Setup of job 101:
==> flow/design.v <==
module TM_ALU (
    input  wire        clk,
    input  wire        reset,
    input  wire [7:0]  AvgTxLen,
    input  wire [7:0]  InstExed,
    input  wire [7:0]  CurTxLen,
    output wire [7:0]  AvgTxLen_new,
    output wire [7:0]  InstExed_new
);
    reg [15:0] mac_result;  
    reg [7:0]  inc_result;
    reg [15:0] mac_reg;     
    reg [7:0]  inc_reg;      
    reg [7:0]  AvgTxLen_reg;  
    always @(posedge clk) begin
        if (reset) begin
            mac_reg      <= 0;
            inc_reg      <= 0;
            AvgTxLen_reg <= 0;
        end else begin
            mac_result     <= AvgTxLen * InstExed;
            mac_reg      <= mac_result + CurTxLen;
            inc_result     <= InstExed + 1;
            inc_reg      <= inc_result;
            AvgTxLen_reg <= AvgTxLen;  
        end
    end
    reg [7:0] AvgTxLen_new_reg;
    always @(posedge clk) begin
        if (reset) begin
            AvgTxLen_new_reg <= 0;
        end else begin
            if (inc_reg == 0) begin  
                AvgTxLen_new_reg <= 0;
            end else begin
                AvgTxLen_new_reg <= mac_reg / inc_reg;
            end
        end
    end
    assign AvgTxLen_new  = AvgTxLen_new_reg;
    assign InstExed_new = (reset) ? 8'b0 : AvgTxLen_reg;  
endmodule
make LEC_CHECK=0 CAP_MARGIN=35 CELL_PAD_IN_SITES_DETAIL_PLACEMENT=2 CORE_MARGIN=7 CORE_UTILIZATION=40 CTS_CLUSTER_DIAMETER=270 HOLD_SLACK_MARGIN=-0.07 PLACE_DENSITY_LB_ADDON=0.06 SETUP_SLACK_MARGIN=-2.0 SLEW_MARGIN=15 finish   # period 40.7 ns
run.sh (not shown) runs the stock make flow with config.mk's settings and CLKGATE_MAP_FILE=.
> inputs changed (job 101 -> job 102)
==> flow/config.mk <==
export PLATFORM = sky130hd
export DESIGN_NAME = TM_ALU
export DESIGN_NICKNAME = TM_ALU
export VERILOG_FILES = /design/flow/design.v
export SDC_FILE = /design/flow/constraint.sdc
export NUM_CORES = 4
export LEC_CHECK = 0
export ABC_AREA = 1
export CAP_MARGIN = 20
export CORE_MARGIN = 2
export CORE_UTILIZATION = 70
export SLEW_MARGIN = 20
==> flow/constraint.sdc <==
create_clock -name core_clock -period 14.3 [get_ports {clk}]
set_input_delay 2.8600 -clock core_clock [delete_from_list [all_inputs] [get_ports {clk}]]
set_output_delay 2.8600 -clock core_clock [all_outputs]
set_load 0.01 [all_outputs]
### Flow results
- FAIL job 102 @ clock tree synthesis (4_1_cts): tool exited with error
- Every stage of the flow completed for job 101, and the final layout passed the timing, DRC and antenna checks.
- Job 102 vs. job 101: net count after synthesis has increased, area of the core region shrank by 9700 µm², mean instance size in the synthesized netlist down 1.6 µm².
- As of job 102, synthesized cell count had risen by more than a quarter compared to job 101.
- [compare] base=job 101 new=job 102: aoi/oai-family share of the synthesized area went down by 9.8 points; die size went down by about 50%.
- Run comparison: job 102 main combinational cell family by area after synthesis simple AND/OR/NAND/NOR gates; job 101 main combinational cell family by area after synthesis adder cells
- Relative to job 101, share of the synthesized netlist area taken by xor and xnor gates has increased by 0.46 points in job 102.
- In the tables for job 101 and job 102, horizontal die dimension reads lower with job 102.
Inputs modified between job 102 and job 103:
--- a/flow/config.mk
+++ b/flow/config.mk
@@ -11,2 +11,4 @@
 export CORE_UTILIZATION = 70
+export HOLD_SLACK_MARGIN = 0.3
+export SETUP_SLACK_MARGIN = 3.74
 export SLEW_MARGIN = 20
==> comparison <==
Flow for job 103 halted at clock tree synthesis (4_1_cts), error code DPL-0038. Reported for job 102 and job 103, xor and xnor area share after synthesis turned out identical to the last digit. Between job 102 and job 103, the total instance count after detailed placement does not differ in any meaningful way. The area of the synthesized netlist per yosys stat was comparable across job 102 and job 103. Delta (job 103 minus job 102): weighted congestion at the end of routability-driven global placement now smaller; number of cell instances after yosys synthesis shows no meaningful change; post-placement setup slack climbed 120 ps.


RTL: the design.v shown in full above, as it stands there.
make LEC_CHECK=0 ABC_AREA=1 CAP_MARGIN=20 CORE_MARGIN=2 CORE_UTILIZATION=72 CTS_CLUSTER_DIAMETER=365 CTS_CLUSTER_SIZE=96 SLEW_MARGIN=20 TNS_END_PERCENT=10 finish   # period 18.4 ns
The starting point stopped in clock tree synthesis on DPL-0038.
Then changed:
CAP_MARGIN = 0   (was 20)
CTS_CLUSTER_SIZE = 10   (was 96)
What happened: The changed run aborted during clock tree synthesis (DPL-0038); synthesized area stays the same; die size stays the same; synthesized cell count is unchanged.
Then changed:
ABC_AREA = default   (was 1)
CAP_MARGIN = 20   (was 0)
CORE_UTILIZATION = 40   (was 72)
CTS_CLUSTER_DIAMETER = default   (was 365)
CTS_CLUSTER_SIZE = default   (was 10)
TNS_END_PERCENT = default   (was 10)
clock period = 30.0 ns   (was 18.4 ns; I/O delays follow)
=>
- This time the run ran to the end with no violations
- die size came out higher by 72%
- area after synthesis came out lower by 2.7%
- synthesized cell count came out lower by about 20%
Then changed:
ABC_AREA = 1   (was default)
CORE_MARGIN = 5   (was 2)
CORE_UTILIZATION = 67   (was 40)
CTS_CLUSTER_DIAMETER = 333   (was default)
HOLD_SLACK_MARGIN = 0.06   (was default)
SETUP_SLACK_MARGIN = -2.0   (was default)
Non-clock buffer count falls by 63; die size falls by a quarter to a third; fmax falls slightly; via count rises slightly; core utilization rises by 25 points; worst setup slack gets worse by 0.22 ns; hold slack gets better by 0.0040 ns; sequential share of layout area rises by 0.96 points; synthesized area rises by a few percent.


## job 5941
Starts from the design.v that is shown in full above.
export LEC_CHECK = 0
export CAP_MARGIN = 20
export CORE_MARGIN = 2
export CORE_UTILIZATION = 31
export GPL_TIMING_DRIVEN = 0
export MAX_ROUTING_LAYER = met4
export SETUP_SLACK_MARGIN = 1.07
export SLEW_MARGIN = 20
export TNS_END_PERCENT = 75
create_clock -name core_clock -period 51.9 [get_ports {clk}]
Job 5941 completed; timing, DRC and antenna clean
### job 5941 -> job 490
Settings: a deleted SETUP_SLACK_MARGIN that had been 1.07; a deleted MAX_ROUTING_LAYER that had been met4; a deleted GPL_TIMING_DRIVEN that had been 0; a change of CORE_UTILIZATION from 31 to 58; a deleted TNS_END_PERCENT that had been 75; a change of the clock period (ns, I/O delays scaled along) from 51.9 to 16.2.
Findings:
Flow for job 490 halted at global routing (5_1_grt), error code GRT-0232.
Job 5941 went all the way through synthesis, placement and routing and the layout is clean on timing, DRC and antenna.
Compared with job 5941, job 490 shows area after detailed placement that has gone up by more than 10%.
In the metrics for job 490 and job 5941, the one carrying the lower die area is job 490.
Die boundary width: job 490 < job 5941
#### Input delta (job 412 over job 490)
Settings: CTS_CLUSTER_DIAMETER: unset -> 354; CORE_UTILIZATION: 58 -> 65; SETUP_SLACK_MARGIN: unset -> -1.24; the clock period (ns, I/O delays scaled along): 16.2 -> 16.3.
Notes after the runs:
Job 412 did not finish: a tool error stopped it during clock tree synthesis (4_1_cts).
Job 412: initial core utilization is 7.8 points higher than what job 490 reported.
Reported for job 490 and job 412, post-synthesis cell area turned out identical to the last digit.
When the final numbers for job 490 and job 412 were put side by side, the detailed placement HPWL turned out to be greater in job 412.
Looking only at cell area after placement, and setting everything else aside, the higher value of job 490 and job 412 goes to job 490.
Looking at placed instance count, job 412 sits 37 below job 490.
The run showing the greater die outline height is job 490.
Synthesized cell count across job 490 and job 412: no real change.
Die area, job 490 and job 412, lower one = job 412.
The inputs of job 5721 differ from those of job 412 as listed below.
Settings: removing CTS_CLUSTER_DIAMETER (formerly 354); changing CORE_UTILIZATION from 65 to 17; removing SETUP_SLACK_MARGIN (formerly -1.24); changing the clock period (ns, I/O delays scaled along) from 16.3 to 29.0.
Results
- Job 5721 reached the end of the flow, and the finished layout is clean on the timing, DRC and antenna checks.
- Delta(standard cell area after detailed placement, job 5721 - job 412) < 0
- Compared with job 412, job 5721 shows number of cells in the design after placement higher by about 19%.
- Diff job 412 -> job 5721: detailed placer's ending HPWL moved down; area of the placeable core moved up.
- Looking at total die size across job 5721 and job 412, the one that comes out higher is job 5721.
- Looking at weighted congestion at the end of routability-driven global placement, job 5721 sits below job 412.


Starts from the design.v that is shown in full above.
export LEC_CHECK = 0
export ABC_AREA = 0
export CAP_MARGIN = 5
export CORE_MARGIN = 2
export CORE_UTILIZATION = 40
export CTS_CLUSTER_DIAMETER = 122
export CTS_CLUSTER_SIZE = 98
export HOLD_SLACK_MARGIN = -0.09
export PLACE_DENSITY_LB_ADDON = 0.01
export SLEW_MARGIN = 20
export TNS_END_PERCENT = 35
create_clock -name core_clock -period 30.0 [get_ports {clk}]
The first run passed the timing, DRC and antenna checks.
Change:
Settings changed: CORE_ASPECT_RATIO set to 1.74, CORE_MARGIN 2 to 7, CTS_CLUSTER_DIAMETER 122 to 346, CTS_CLUSTER_SIZE 98 to 17, GPL_TIMING_DRIVEN set to 0.
Non-clock buffer count grows by 38.
Sequential cell count does not change.
Final area grows by 5.1%.
Utilization grows by 1.8 points.
Clock-buffer cell count shrinks by 2.
Cell count grows by 1.7%.
Clock skew shrinks by 4.3 ps.
Fmax shrinks by 0.54%.
Area after synthesis does not change.
Change:
Settings changed: ABC_AREA 0 to 1, CAP_MARGIN 5 to 20, CORE_ASPECT_RATIO 1.74 to unset, CORE_MARGIN 7 to 5, CORE_UTILIZATION 40 to 66, CTS_CLUSTER_DIAMETER 346 to unset, CTS_CLUSTER_SIZE 17 to unset, GPL_TIMING_DRIVEN 0 to unset, HOLD_SLACK_MARGIN -0.09 to 0.06, PLACE_DENSITY_LB_ADDON 0.01 to unset, SETUP_SLACK_MARGIN set to -2.0, TNS_END_PERCENT 35 to 5.
What happened:
- utilization increases by 23 points
- final area is lower by about 11%
- count of clock-buffer cells in the layout went down by 1
Change:
Settings changed: CORE_MARGIN 5 to 2, CORE_UTILIZATION 66 to 72, HOLD_SLACK_MARGIN 0.06 to unset, SETUP_SLACK_MARGIN -2.0 to unset, TNS_END_PERCENT 5 to unset.
Clock period 30.0 ns to 43.8 ns, I/O delays scaled along.
After rerunning: Setup slack gets better by 13000 ps. Core utilization climbs by 6.6 points. Worst hold slack gets better by 22 ps. Die size drops by 16%. Clock skew is about the same. Via count climbs by 1.9%.
Change:
Settings changed: CTS_CLUSTER_DIAMETER set to 191, PLACE_DENSITY set to 0.65, SETUP_SLACK_MARGIN set to -2.0.
Clock period 43.8 ns to 23.6 ns, I/O delays scaled along.
=> This time the run failed in clock tree synthesis; synthesized area is unchanged; die size does not change; synthesized cell count stays the same.
Change:
Settings changed: CTS_CLUSTER_DIAMETER 191 to 242, SETUP_SLACK_MARGIN -2.0 to -0.87.
Clock period 23.6 ns to 27.1 ns, I/O delays scaled along.
=> With this change the flow ran to the end with no violations. Synthesized cell count does not change. Synthesized area does not change. Die size is unchanged.


Starts from the design.v that is shown in full above.
Settings: LEC_CHECK=0, ABC_AREA=1, CAP_MARGIN=20, CORE_MARGIN=5, CORE_UTILIZATION=66, CTS_CLUSTER_SIZE=100, HOLD_SLACK_MARGIN=0.06, SETUP_SLACK_MARGIN=-2.0, SLEW_MARGIN=20; clock period 30.0 ns.
Then changed:
Settings changed: CORE_MARGIN 5 to 2, CORE_UTILIZATION 66 to 58, CTS_CLUSTER_SIZE 100 to not set, HOLD_SLACK_MARGIN 0.06 to not set, SETUP_SLACK_MARGIN -2.0 to not set.
Clock period 30.0 ns to 24.7 ns, I/O delays scaled along.
Effect: The new run produced a clean layout; non-clock buffer count rises by 126; area after synthesis does not change; maximum frequency rises by 20%; final area rises by 17%; worst setup slack gets worse by 470 ps; via count rises by 8.2%; synthesized cell count does not change; core utilization rises by 1.9 points; die size rises by 3.3%.
Then changed:
Settings changed: CORE_UTILIZATION 58 to 68, CTS_CLUSTER_DIAMETER set to 263, CTS_CLUSTER_SIZE set to 74, TNS_END_PERCENT set to 5.
Clock period 24.7 ns to 21.3 ns, I/O delays scaled along.
After rerunning:
- Now the flow aborted during global routing
- area after synthesis stays the same
- synthesized cell count does not change
- die size is lower by about a fifth
Then changed:
Settings changed: ABC_AREA 1 to not set, CORE_UTILIZATION 68 to 40, CTS_CLUSTER_DIAMETER 263 to not set, CTS_CLUSTER_SIZE 74 to not set, TNS_END_PERCENT 5 to not set.
Clock period 21.3 ns to 29.0 ns, I/O delays scaled along.
Effect:
- The new run finished clean
- die size climbs by 63%
- synthesized cell count fell by 21%
- synthesized area came out lower by 2.7%
Then changed:
Settings changed: ABC_AREA set to 1, CORE_UTILIZATION 40 to 72, CTS_CLUSTER_SIZE set to 75, SETUP_SLACK_MARGIN set to 3.74.
Clock period 29.0 ns to 14.3 ns, I/O delays scaled along.
Effect: This time the run aborted during clock tree synthesis; die size shrinks by well over a third; synthesized area rises by a few percent; synthesized cell count rose by a quarter to a third.
Then changed:
Settings changed: CTS_CLUSTER_SIZE 75 to not set, PLACE_DENSITY set to 0.82, SETUP_SLACK_MARGIN 3.74 to not set.
Result:
- The changed run did not get past clock tree synthesis (DPL-0038)
- area after synthesis is unchanged
- die area stays the same
- synthesized cell count is unchanged


RTL: the design.v shown in full above, as it stands there.
Settings: LEC_CHECK=0, CAP_MARGIN=25, CELL_PAD_IN_SITES_GLOBAL_PLACEMENT=1, CORE_ASPECT_RATIO=0.86, CORE_MARGIN=2, CORE_UTILIZATION=48, CTS_CLUSTER_DIAMETER=164, CTS_CLUSTER_SIZE=49, GPL_ROUTABILITY_DRIVEN=1, HOLD_SLACK_MARGIN=0.01, PLACE_DENSITY_LB_ADDON=0.09, SETUP_SLACK_MARGIN=4.31, SLEW_MARGIN=30, TNS_END_PERCENT=95; clock period 17.3 ns.
The first run reached the layout checks and failed them: negative setup slack.
Change:
ABC_AREA = 1   (was default)
CAP_MARGIN = 35   (was 25)
CELL_PAD_IN_SITES_GLOBAL_PLACEMENT = default   (was 1)
CORE_ASPECT_RATIO = 0.64   (was 0.86)
CORE_MARGIN = 3   (was 2)
CORE_UTILIZATION = 57   (was 48)
CTS_CLUSTER_DIAMETER = 119   (was 164)
CTS_CLUSTER_SIZE = 96   (was 49)
GPL_ROUTABILITY_DRIVEN = default   (was 1)
SETUP_SLACK_MARGIN = default   (was 4.31)
clock period = 25.7 ns   (was 17.3 ns; I/O delays follow)
The changed run ran to the end with no violations. Setup slack is better by 11000 ps. Via count fell by 9.9%. Global-route usage fell by 4.2 points.
Change:
ABC_AREA = default   (was 1)
CAP_MARGIN = 20   (was 35)
CORE_ASPECT_RATIO = default   (was 0.64)
CORE_MARGIN = 2   (was 3)
CORE_UTILIZATION = 50   (was 57)
CTS_CLUSTER_DIAMETER = default   (was 119)
CTS_CLUSTER_SIZE = default   (was 96)
HOLD_SLACK_MARGIN = default   (was 0.01)
PLACE_DENSITY_LB_ADDON = default   (was 0.09)
SETUP_SLACK_MARGIN = 4.39   (was default)
SLEW_MARGIN = 20   (was 30)
TNS_END_PERCENT = default   (was 95)
clock period = 16.2 ns   (was 25.7 ns; I/O delays follow)
Outcome:
- This time the run produced a layout that fails on negative setup slack
- fmax falls by about 10%
- wire length is higher by 25%
- design area goes up by about 26%
- core utilization rose by 7.5 points
- synthesized cell count came out lower by about 20%
- worst setup slack loses 12000 ps
Change:
CORE_UTILIZATION = 40   (was 50)
HOLD_SLACK_MARGIN = -0.07   (was default)
PLACE_DENSITY_LB_ADDON = 0.06   (was default)
SETUP_SLACK_MARGIN = default   (was 4.39)
clock period = 30.0 ns   (was 16.2 ns; I/O delays follow)
Now the flow went through all stages and came out clean; core utilization shrinks by 30 points; non-clock buffer count shrinks by 349; routed wire length fell by about 16%; setup slack is better by 12000 ps; worst hold slack is about the same; final cell count is lower by about 15%; via count goes down by about 17%; sequential share of layout area came out higher by 2.8 points; first-iteration DRC count came out lower by about 30%; maximum frequency decreases by about 5.4%.
Change:
ABC_AREA = 1   (was default)
CORE_MARGIN = 5   (was 2)
CORE_UTILIZATION = 68   (was 40)
HOLD_SLACK_MARGIN = 0.06   (was -0.07)
PLACE_DENSITY = 0.42   (was default)
PLACE_DENSITY_LB_ADDON = default   (was 0.06)
SETUP_SLACK_MARGIN = -2.0   (was default)
After rerunning:
- synthesized area goes up by 2.8%
- die area is lower by about 33%
- worst setup slack loses 250 ps
- hold slack is about the same
- count of clock-buffer cells in the layout grows by 3
- cell count grows by 5.4%
- clock skew is about the same
- global-route usage is higher by 4.8 points
- wire length drops by 21%
